==> nickel <==
==> flow/design.v <==
module clock_gen(CLK, RESET_N, CLK_FT, CLK_DC, CLK_EX, CLK_WB);
    input          CLK;
    input          RESET_N;
    output         CLK_FT;
    output         CLK_DC;
    output         CLK_EX;
    output         CLK_WB;
    reg            CLK_FT;
    reg            CLK_DC;
    reg            CLK_EX;
    reg            CLK_WB;
    reg [1:0]      COUNT;
    always@(posedge CLK) begin
        if(RESET_N == 1'b0) begin
            COUNT  <= 2'b00;
            CLK_FT <= 0;
            CLK_DC <= 0;
            CLK_EX <= 0;
            CLK_WB <= 0;
        end else begin
        COUNT <= COUNT + 2'b01;
        if(COUNT == 2'b00) begin
            CLK_FT <= 1;
            CLK_DC <= 0;
            CLK_EX <= 0;
            CLK_WB <= 0;
        end 
        else if(COUNT == 2'b01) begin
            CLK_FT <= 0;
            CLK_DC <= 1;
            CLK_EX <= 0;
            CLK_WB <= 0;
        end 
        else if(COUNT == 2'b10) begin
            CLK_FT <= 0;
            CLK_DC <= 0;
            CLK_EX <= 1;
            CLK_WB <= 0;
        end 
        else if(COUNT == 2'b11) begin
            CLK_FT <= 0;
            CLK_DC <= 0;
            CLK_EX <= 0;
            CLK_WB <= 1;
        end
        end
    end
endmodule
module fetch(CLK, CLK_FT, PROM_DATA, PROM_OUT);
    input         CLK;
    input         CLK_FT;
    input [14:0]  PROM_DATA;
    output [14:0] PROM_OUT;
    reg [14:0]    PROM_OUT;
    always@(posedge CLK) begin
        if(CLK_FT)
            PROM_OUT <= PROM_DATA;
    end
endmodule  
module decode(CLK, CLK_DC, PROM_OUT, OP_CODE, OP_DATA);
    input        CLK;
    input        CLK_DC;
    input [14:0] PROM_OUT;
    output [3:0] OP_CODE;
    output [7:0] OP_DATA;
    reg [3:0]    OP_CODE;
    reg [7:0]    OP_DATA;
    always@(posedge CLK) begin
        if(CLK_DC) begin
        OP_CODE <= PROM_OUT[14:11];
        OP_DATA <= PROM_OUT[7:0];
        end
    end
endmodule  
module reg_dc(CLK, CLK_DC, N_REG_IN, REG_0, REG_1, REG_2, REG_3, REG_4, REG_5,
              REG_6, REG_7, N_REG_OUT, REG_OUT);
    input         CLK;
    input         CLK_DC;
    input [2:0]   N_REG_IN;
    input [15:0]  REG_0;
    input [15:0]  REG_1;
    input [15:0]  REG_2;
    input [15:0]  REG_3;
    input [15:0]  REG_4;
    input [15:0]  REG_5;
    input [15:0]  REG_6;
    input [15:0]  REG_7;
    output [2:0]  N_REG_OUT;
    output [15:0] REG_OUT;
    reg [2:0]     N_REG_OUT;
    reg [15:0]    REG_OUT;
    always@(posedge CLK) if(CLK_DC) begin
        N_REG_OUT <= N_REG_IN;
        case(N_REG_IN)
            3'b000: REG_OUT <= REG_0;
            3'b001: REG_OUT <= REG_1;
            3'b010: REG_OUT <= REG_2;
            3'b011: REG_OUT <= REG_3;
            3'b100: REG_OUT <= REG_4;
            3'b101: REG_OUT <= REG_5;
            3'b110: REG_OUT <= REG_6;
            3'b111: REG_OUT <= REG_7;
        endcase  
    end
endmodule  
module ram_dc(CLK, CLK_DC, RAM_AD_IN, RAM_0, RAM_1, RAM_2, RAM_3, RAM_4, RAM_5,
              RAM_6, RAM_7, IO65_IN, RAM_AD_OUT, RAM_OUT);
    input         CLK;
    input         CLK_DC;
    input [7:0]   RAM_AD_IN;
    input [15:0]  RAM_0;
    input [15:0]  RAM_1;
    input [15:0]  RAM_2;
    input [15:0]  RAM_3;
    input [15:0]  RAM_4;
    input [15:0]  RAM_5;
    input [15:0]  RAM_6;
    input [15:0]  RAM_7;
    input [15:0]  IO65_IN;
    output [7:0]  RAM_AD_OUT;
    output [15:0] RAM_OUT;
    reg [7:0]     RAM_AD_OUT;
    reg [15:0]    RAM_OUT;
    always@(posedge CLK) if(CLK_DC) begin
        RAM_AD_OUT <= RAM_AD_IN;
        case(RAM_AD_IN)
            8'h00: RAM_OUT <= RAM_0;
            8'h01: RAM_OUT <= RAM_1;
            8'h02: RAM_OUT <= RAM_2;
            8'h03: RAM_OUT <= RAM_3;
            8'h04: RAM_OUT <= RAM_4;
            8'h05: RAM_OUT <= RAM_5;
            8'h06: RAM_OUT <= RAM_6;
            8'h07: RAM_OUT <= RAM_7;
            8'h40: RAM_OUT <= IO65_IN;
            default: RAM_OUT <= 16'hFFFF;
        endcase
    end
endmodule  
module exec(CLK, CLK_EX, RESET_N, OP_CODE, REG_A, REG_B, OP_DATA, RAM_OUT, P_COUNT,
            REG_IN, RAM_IN, REG_WEN, RAM_WEN, HALT);
    input         CLK;
    input         CLK_EX;
    input         RESET_N;
    input [3:0]   OP_CODE;
    input [15:0]  REG_A;
    input [15:0]  REG_B;
    input [7:0]   OP_DATA;
    input [15:0]  RAM_OUT;
    output [7:0]  P_COUNT;
    output [15:0] REG_IN;
    output [15:0] RAM_IN;
    output        REG_WEN;
    output        RAM_WEN;
    output        HALT;
    reg [7:0]     P_COUNT;
    reg [15:0]    REG_IN;
    reg [15:0]    RAM_IN;
    reg           REG_WEN;
    reg           RAM_WEN;
    reg           CMP_FLAG;
    reg           HALT;
    always@(posedge CLK) begin
        if(RESET_N == 1'b0) begin
            P_COUNT <= 0;
            CMP_FLAG <= 0;
            REG_WEN <= 0;
            RAM_WEN <= 0;
            HALT <= 0;
        end else if(CLK_EX) begin
            case(OP_CODE)
                4'h0: begin      
                    REG_IN  <= REG_B;
                    REG_WEN <= 1;
                    RAM_WEN <= 0;
                    P_COUNT <= P_COUNT + 8'h01;
                end
                4'h1: begin      
                    REG_IN  <= REG_A + REG_B;
                    REG_WEN <= 1;
                    RAM_WEN <= 0;
                    P_COUNT <= P_COUNT + 8'h01;
                end
                4'h2: begin      
                    REG_IN  <= REG_A - REG_B;
                    REG_WEN <= 1;
                    RAM_WEN <= 0;
                    P_COUNT <= P_COUNT + 8'h01;
                end
                4'h3: begin      
                    REG_IN  <= REG_A & REG_B;
                    REG_WEN <= 1;
                    RAM_WEN <= 0;
                    P_COUNT <= P_COUNT + 8'h01;
                end
                4'h4: begin      
                    REG_IN  <= REG_A | REG_B;
                    REG_WEN <= 1;
                    RAM_WEN <= 0;
                    P_COUNT <= P_COUNT + 8'h01;
                end
                4'h5: begin      
                    REG_IN  <= (REG_A << 1);
                    REG_WEN <= 1;
                    RAM_WEN <= 0;
                    P_COUNT <= P_COUNT + 8'h01;
                end
                4'h6: begin      
                    REG_IN  <= (REG_A >> 1);
                    REG_WEN <= 1;
                    RAM_WEN <= 0;
                    P_COUNT <= P_COUNT + 8'h01;
                end
                4'h7: begin      
                    REG_IN  <= ((REG_A >> 1) | REG_A & 16'h8000);
                    REG_WEN <= 1;
                    RAM_WEN <= 0;
                    P_COUNT <= P_COUNT + 8'h01;
                end 
                4'h8: begin      
                    REG_IN  <= {REG_A[15:8], OP_DATA};
                    REG_WEN <= 1;
                    RAM_WEN <= 0;
                    P_COUNT <= P_COUNT + 8'h01;
                end
                4'h9: begin      
                    REG_IN  <= {OP_DATA, REG_A[7:0]};
                    REG_WEN <= 1;
                    RAM_WEN <= 0;
                    P_COUNT <= P_COUNT + 8'h01;
                end
                4'hA: begin      
                    CMP_FLAG <= REG_A == REG_B ? 1'b1 : 1'b0;
                    REG_WEN  <= 0;
                    RAM_WEN  <= 0;
                    P_COUNT <= P_COUNT + 8'h01;
                end
                4'hB: begin      
                    REG_WEN <= 0;
                    RAM_WEN <= 0;
                    P_COUNT <= CMP_FLAG ? OP_DATA : P_COUNT + 8'h01;
                end
                4'hC: begin      
                    REG_WEN <= 0;
                    RAM_WEN <= 0;
                    P_COUNT <= OP_DATA;
                end
                4'hD: begin      
                    REG_IN  <= RAM_OUT;
                    REG_WEN <= 1;
                    RAM_WEN <= 0;
                    P_COUNT <= P_COUNT + 8'h01;
                end
                4'hE: begin      
                    RAM_IN  <= REG_A;
                    REG_WEN <= 0;
                    RAM_WEN <= 1;
                    P_COUNT <= P_COUNT + 8'h01;
                end
                4'hF: begin      
                    REG_WEN <= 0;
                    RAM_WEN <= 0;
                    HALT <= 1;
                end
            endcase  
        end  
    end  
endmodule  
module reg_wb(CLK, CLK_WB, RESET_N, N_REG, REG_IN, REG_WEN, REG_0, REG_1, REG_2,
              REG_3, REG_4, REG_5, REG_6, REG_7);
    input         CLK;
    input         CLK_WB;
    input         RESET_N;
    input [2:0]   N_REG;
    input [15:0]  REG_IN;
    input         REG_WEN;
    output [15:0] REG_0;
    output [15:0] REG_1;
    output [15:0] REG_2;
    output [15:0] REG_3;
    output [15:0] REG_4;
    output [15:0] REG_5;
    output [15:0] REG_6;
    output [15:0] REG_7;
    reg [15:0]    REG_0;
    reg [15:0]    REG_1;
    reg [15:0]    REG_2;
    reg [15:0]    REG_3;
    reg [15:0]    REG_4;
    reg [15:0]    REG_5;
    reg [15:0]    REG_6;
    reg [15:0]    REG_7;
    always@(posedge CLK) begin
        if(RESET_N == 1'b0) begin
            REG_0 <= 0;
            REG_1 <= 0;
            REG_2 <= 0;
            REG_3 <= 0;
            REG_4 <= 0;
            REG_5 <= 0;
            REG_6 <= 0;
            REG_7 <= 0;
        end else if(CLK_WB) begin
            if(REG_WEN) begin
                case(N_REG)
                    3'h0: REG_0 <= REG_IN;
                    3'h1: REG_1 <= REG_IN;
                    3'h2: REG_2 <= REG_IN;
                    3'h3: REG_3 <= REG_IN;
                    3'h4: REG_4 <= REG_IN;
                    3'h5: REG_5 <= REG_IN;
                    3'h6: REG_6 <= REG_IN;
                    3'h7: REG_7 <= REG_IN;
                endcase  
            end  
        end  
    end  
endmodule  
module ram_wb(CLK, CLK_WB, RESET_N, RAM_ADDR, RAM_IN, RAM_WEN, RAM_0, RAM_1, RAM_2, RAM_3,
              RAM_4, RAM_5, RAM_6, RAM_7, IO64_OUT);
    input         CLK;
    input         CLK_WB;
    input         RESET_N;
    input [7:0]   RAM_ADDR;
    input [15:0]  RAM_IN;
    input         RAM_WEN;
    output [15:0] RAM_0;
    output [15:0] RAM_1;
    output [15:0] RAM_2;
    output [15:0] RAM_3;
    output [15:0] RAM_4;
    output [15:0] RAM_5;
    output [15:0] RAM_6;
    output [15:0] RAM_7;
    output [15:0] IO64_OUT;
    reg [15:0]    RAM_0;
    reg [15:0]    RAM_1;
    reg [15:0]    RAM_2;
    reg [15:0]    RAM_3;
    reg [15:0]    RAM_4;
    reg [15:0]    RAM_5;
    reg [15:0]    RAM_6;
    reg [15:0]    RAM_7;
    reg [15:0]    IO64_OUT;
    always@(posedge CLK) begin
        if(RESET_N == 1'b0) begin
            RAM_0 <= 0;
            RAM_1 <= 0;
            RAM_2 <= 0;
            RAM_3 <= 0;
            RAM_4 <= 0;
            RAM_5 <= 0;
            RAM_6 <= 0;
            RAM_7 <= 0;
            IO64_OUT <= 0;
        end else if(CLK_WB && RAM_WEN) begin
            case(RAM_ADDR)
                8'h0: RAM_0 <= RAM_IN;
                8'h1: RAM_1 <= RAM_IN;
                8'h2: RAM_2 <= RAM_IN;
                8'h3: RAM_3 <= RAM_IN;
                8'h4: RAM_4 <= RAM_IN;
                8'h5: RAM_5 <= RAM_IN;
                8'h6: RAM_6 <= RAM_IN;
                8'h7: RAM_7 <= RAM_IN;
                8'h40: IO64_OUT <= RAM_IN;
            endcase  
        end  
    end  
endmodule  
module cpu15(CLK, RESET_N, IO65_IN, IO64_OUT, PROM_ADDR, PROM_DATA, HALT);
    input         CLK;
    input         RESET_N;
    input [15:0]  IO65_IN;
    output [15:0] IO64_OUT;
    output [7:0]  PROM_ADDR;
    input [14:0]  PROM_DATA;
    output        HALT;
    wire          CLK_FT;
    wire          CLK_DC;
    wire          CLK_EX;
    wire          CLK_WB;
    wire [7:0]    P_COUNT;
    wire [14:0]   PROM_OUT;
    wire [3:0]    OP_CODE;
    wire [7:0]    OP_DATA;
    wire [15:0]   REG_0;
    wire [15:0]   REG_1;
    wire [15:0]   REG_2;
    wire [15:0]   REG_3;
    wire [15:0]   REG_4;
    wire [15:0]   REG_5;
    wire [15:0]   REG_6;
    wire [15:0]   REG_7;
    wire [2:0]    N_REG_A;
    wire [2:0]    N_REG_B;
    wire [15:0]   REG_A;
    wire [15:0]   REG_B;
    wire [15:0]   RAM_0;
    wire [15:0]   RAM_1;
    wire [15:0]   RAM_2;
    wire [15:0]   RAM_3;
    wire [15:0]   RAM_4;
    wire [15:0]   RAM_5;
    wire [15:0]   RAM_6;
    wire [15:0]   RAM_7;
    wire [7:0]    RAM_ADDR;
    wire [15:0]   RAM_OUT;
    wire [15:0]   REG_IN;
    wire [15:0]   RAM_IN;
    wire          REG_WEN;
    wire          RAM_WEN;
    clock_gen C1(CLK, RESET_N, CLK_FT, CLK_DC, CLK_EX, CLK_WB);
    assign PROM_ADDR = P_COUNT;
    fetch C2(CLK, CLK_FT, PROM_DATA, PROM_OUT);
    decode C3(CLK, CLK_DC, PROM_OUT, OP_CODE, OP_DATA);
    reg_dc C4(CLK, CLK_DC, PROM_OUT[10:8], REG_0, REG_1, REG_2, REG_3, REG_4, REG_5,
              REG_6, REG_7, N_REG_A, REG_A);
    reg_dc C5(CLK, CLK_DC, PROM_OUT[7:5], REG_0, REG_1, REG_2, REG_3, REG_4, REG_5,
              REG_6, REG_7, N_REG_B, REG_B);
    ram_dc C6(CLK, CLK_DC, PROM_OUT[7:0], RAM_0, RAM_1, RAM_2, RAM_3, RAM_4, RAM_5,
              RAM_6, RAM_7, IO65_IN, RAM_ADDR, RAM_OUT);
    exec C7(CLK, CLK_EX, RESET_N, OP_CODE, REG_A, REG_B, OP_DATA, RAM_OUT, P_COUNT,
            REG_IN, RAM_IN, REG_WEN, RAM_WEN, HALT);
    reg_wb C8(CLK, CLK_WB, RESET_N, N_REG_A, REG_IN, REG_WEN, REG_0, REG_1, REG_2,
              REG_3, REG_4, REG_5, REG_6, REG_7);
    ram_wb C9(CLK, CLK_WB, RESET_N, RAM_ADDR, RAM_IN, RAM_WEN, RAM_0, RAM_1, RAM_2, RAM_3,
              RAM_4, RAM_5, RAM_6, RAM_7, IO64_OUT);
endmodule  
==> flow/run.sh <==
#!/bin/bash
# the make line also repeats each setting of config.mk as NAME=value (left out here)
make -C /OpenROAD-flow-scripts/flow DESIGN_CONFIG=/design/flow/config.mk WORK_HOME=/design/flow/orfs CLKGATE_MAP_FILE= finish
==> flow/config.mk <==
export PLATFORM = sky130hd
export DESIGN_NAME = cpu15
export DESIGN_NICKNAME = cpu15
export VERILOG_FILES = /design/flow/design.v
export SDC_FILE = /design/flow/constraint.sdc
export NUM_CORES = 4
export LEC_CHECK = 0
export ABC_AREA = 1
export CAP_MARGIN = 20
export CORE_ASPECT_RATIO = 0.98
export CORE_MARGIN = 2
export CORE_UTILIZATION = 71
export CTS_CLUSTER_DIAMETER = 213
export CTS_CLUSTER_SIZE = 15
export PLACE_DENSITY_LB_ADDON = 0.21
export SETUP_SLACK_MARGIN = 0.63
export SLEW_MARGIN = 10
==> flow/constraint.sdc <==
create_clock -name core_clock -period 2.17 [get_ports {CLK}]
set_input_delay 0.4340 -clock core_clock [delete_from_list [all_inputs] [get_ports {CLK}]]
set_output_delay 0.4340 -clock core_clock [all_outputs]
set_load 0.01 [all_outputs]
==> onyx (differences from nickel) <==
==> flow/config.mk (replaced) <==
export PLATFORM = sky130hd
export DESIGN_NAME = cpu15
export DESIGN_NICKNAME = cpu15
export VERILOG_FILES = /design/flow/design.v
export SDC_FILE = /design/flow/constraint.sdc
export NUM_CORES = 4
export LEC_CHECK = 0
export ABC_AREA = 1
export CAP_MARGIN = 20
export CORE_MARGIN = 2
export CORE_UTILIZATION = 72
export CTS_CLUSTER_DIAMETER = 91
export PLACE_DENSITY_LB_ADDON = 0.06
export SLEW_MARGIN = 40
==> flow/constraint.sdc (replaced) <==
create_clock -name core_clock -period 6.41 [get_ports {CLK}]
set_input_delay 1.2820 -clock core_clock [delete_from_list [all_inputs] [get_ports {CLK}]]
set_output_delay 1.2820 -clock core_clock [all_outputs]
set_load 0.01 [all_outputs]
==> sierra (differences from nickel) <==
==> flow/config.mk (replaced) <==
export PLATFORM = sky130hd
export DESIGN_NAME = cpu15
export DESIGN_NICKNAME = cpu15
export VERILOG_FILES = /design/flow/design.v
export SDC_FILE = /design/flow/constraint.sdc
export NUM_CORES = 4
export LEC_CHECK = 0
export CAP_MARGIN = 20
export CORE_MARGIN = 2
export CORE_UTILIZATION = 72
export CTS_CLUSTER_DIAMETER = 91
export PLACE_DENSITY = 0.4
export SLEW_MARGIN = 40
==> flow/constraint.sdc (replaced) <==
create_clock -name core_clock -period 6.64 [get_ports {CLK}]
set_input_delay 1.3280 -clock core_clock [delete_from_list [all_inputs] [get_ports {CLK}]]
set_output_delay 1.3280 -clock core_clock [all_outputs]
set_load 0.01 [all_outputs]
==> results <==
sierra went through all stages and came out clean. onyx finished with timing, DRC and antenna clean. nickel failed in clock tree synthesis (4_1_cts).
Clock-buffer cell count: onyx is lower than sierra (19).
In synthesized area, onyx and nickel do not differ.
Against sierra, the worst setup slack of onyx is lower by 0.059 ns.
Between onyx and sierra, the lower register-to-register slack is in onyx (gap 0.06 ns).
In onyx the global-route usage is higher than in sierra, by 0.097 points.
Between sierra and onyx, the lower total power is in onyx (gap about 2.3%, measured against onyx).
Between onyx and sierra, the lower routed wire length is in onyx (gap about 7%, measured against sierra).
Of sierra and onyx, onyx has the higher cell count (gap 0.50%, measured against onyx).
Between sierra and nickel, the lower synthesized cell count is in sierra (gap about 0.25%, measured against nickel).
==> figures <==
| item | onyx | nickel | sierra |
|---|---|---|---|
| Multi-input gate share of total cell area | 0.409 | - | 0.477 |
| Fraction of power consumed by sequential logic | 0.497 | - | 0.470 |
| Max rail drop VDD | 234 uV | - | 244 uV |
| Setup crit start kind | flip-flop | - | flip-flop |
| Final Hold Fails | 0 | - | 0 |
| Detail-routed net length per standard cell | 22.9 um | - | 24.7 um |
| Final period util | 0.479 | - | 0.488 |
| Unrepaired setup endpoints after global routing | no | - | no |
| First-pass iteration count of the detailed router | 8 | - | 8 |
| Slowest CP cell | sky130_fd_sc_hd__edfxtp_1 | - | sky130_fd_sc_hd__edfxtp_1 |
| Share of cell area taken by muxes after synthesis | 0 | 0 | 0.0773 |
| Share of the yosys chip area belonging to registers | 0.464 | 0.464 | 0.431 |
| Post-Synth Simple-Gate Area | 0.180 | 0.180 | 0.188 |
| Status | complete, no violations | did not finish | complete, no violations |
| Last stage reached | - | clock tree synthesis (4_1_cts) | - |
| Clock network power consumption | 0.00246 W | - | 0.00252 W |
| Top class by area | sequential cells | - | multi-input combinational cells |
| Net Sw Frac | 0.232 | - | 0.236 |
| Width of the chip | 169 um | 172 um | 175 um |
| Req. time, crit path | 6.64 ns | - | 7.03 ns |
| Kind of path behind the tightest hold check | flip-flop to flip-flop | - | flip-flop to flip-flop |
Power is estimated from default activity; no workload was simulated.
